old:
## AXI_LITE_PROJ
module AXI_LITE_PROJ #(
    parameter   ADDRESS     =   32,
    parameter   DATA_WIDTH  =   32
)
(
    input                   clk,
    input                   reset_n,
    input      [31:0]       C_ADRR,
    input      [31:0]       C_DATA,
    input                   C_VALID,
    input                   C_VALID_R,
    input      [31:0]       C_ADRR_R,
    output     [31:0]       C_DATA_READ,
    input      [3:0 ]       C_STRB,
    output reg              READY_S
);
Size in the first run: ~4000 cells after synthesis, ~710 flip-flops.
==> flow/config.mk <==
export PLATFORM = sky130hd
export DESIGN_NAME = AXI_LITE_PROJ
export DESIGN_NICKNAME = AXI_LITE_PROJ
export VERILOG_FILES = /design/flow/design.v
export SDC_FILE = /design/flow/constraint.sdc
export NUM_CORES = 4
export LEC_CHECK = 0
export ABC_AREA = 0
export CAP_MARGIN = 20
export CELL_PAD_IN_SITES_GLOBAL_PLACEMENT = 2
export CORE_ASPECT_RATIO = 1.03
export CORE_MARGIN = 7
export CORE_UTILIZATION = 34
export CTS_CLUSTER_DIAMETER = 155
export GPL_ROUTABILITY_DRIVEN = 0
export MIN_ROUTING_LAYER = met1
export SETUP_SLACK_MARGIN = 0.58
export SLEW_MARGIN = 20
export TNS_END_PERCENT = 5
==> flow/constraint.sdc <==
create_clock -name core_clock -period 7.87 [get_ports {clk}]
set_input_delay 1.5740 -clock core_clock [delete_from_list [all_inputs] [get_ports {clk}]]
set_output_delay 1.5740 -clock core_clock [all_outputs]
set_load 0.01 [all_outputs]
run.sh (not shown) runs the stock make flow with config.mk's settings and CLKGATE_MAP_FILE=.
old went all the way through the flow, and no timing, DRC or antenna check failed.
Edits applied to the flow inputs when going from old to new:
- CORE_ASPECT_RATIO: 1.03 -> 0.56
- SLEW_MARGIN: 20 -> 30
- CORE_MARGIN: 7 -> 2
- PLACE_DENSITY_LB_ADDON: unset -> 0.19
- GPL_TIMING_DRIVEN: unset -> 0
- CAP_MARGIN: 20 -> 30
- CTS_CLUSTER_SIZE: unset -> 50
- CTS_CLUSTER_DIAMETER: 155 -> unset
- CORE_UTILIZATION: 34 -> 40
- SETUP_SLACK_MARGIN: 0.58 -> unset
- TNS_END_PERCENT: 5 -> unset
- GPL_ROUTABILITY_DRIVEN: 0 -> 1
- CELL_PAD_IN_SITES_GLOBAL_PLACEMENT: 2 -> 3
- MIN_ROUTING_LAYER: met1 -> unset
- the clock period (ns, I/O delays scaled along): 7.87 -> 7.69
Notes after the runs:
- Cell count: new lower than old
- Of old and new, just one finished clean: old.
- NOTE largest net degree at the start of global routing old->new decreased by more than half
- Per the comparison of new with old, worst-case setup slack after placement went down, worst setup margin went down.
- The clock tree skew after final layout of old and that of new are within noise of each other.
- Looking at overall routed net length, new sits 19% above old.
- Comparing new and old, the higher length of the first detailed-routing pass in iterations was measured on new.
- Of new and old, the run reporting the higher routed length on met2 was old.
- old consumes more power than new.
- The top layer used by detailed routing comes out met4 in one run and met5 in the other, namely in old and new respectively.
- new: all-layer global routing usage is 12 points higher than what old reported.

---

## oak
AXI_LITE_PROJ again, from the RTL that the note above started with.
clock: 6.62 ns
lec_check: 0
cap_margin: 20
core_margin: 2
core_utilization: 66
cts_cluster_size: 51
setup_slack_margin: -0.08
slew_margin: 20
[flow] oak | stages: complete | final checks: fail | reason: negative setup slack
The inputs of pine differ from those of oak as listed below.
--- a/flow/config.mk
+++ b/flow/config.mk
@@ -9,5 +9,5 @@
 export CORE_MARGIN = 2
-export CORE_UTILIZATION = 66
-export CTS_CLUSTER_SIZE = 51
-export SETUP_SLACK_MARGIN = -0.08
+export CORE_UTILIZATION = 58
+export CTS_CLUSTER_SIZE = 39
+export PLACE_DENSITY = 0.6
 export SLEW_MARGIN = 20
==> flow/constraint.sdc <==
create_clock -name core_clock -period 6.42 [get_ports {clk}]
set_input_delay 1.2840 -clock core_clock [delete_from_list [all_inputs] [get_ports {clk}]]
set_output_delay 1.2840 -clock core_clock [all_outputs]
set_load 0.01 [all_outputs]
--- outcome ---
No crash in pine: every stage finished, but the layout fails its final checks due to negative setup slack.
Worst setup slack for register-to-register paths down 0.36 ns in pine wrt oak
Looking only at count of buffering cells on the critical path with inverters included, and setting everything else aside, the higher value of pine and oak goes to pine.
Looking at routed wire length across both flows, pine is the weaker of the two, with oak ahead.
Compared with oak, pine shows count of clock-buffer cells in the layout lower by 1.2%.
Area growth from synthesis to layout, pine and oak, lower one = oak.
Vias: pine below oak
Changes observed in pine relative to oak: global-route wire length before repair +0.78%; number of antenna violations at the first check in global routing -4; met1 layer wirelength in the final routing +5.8%.
Power and IR drop assume default switching activity.
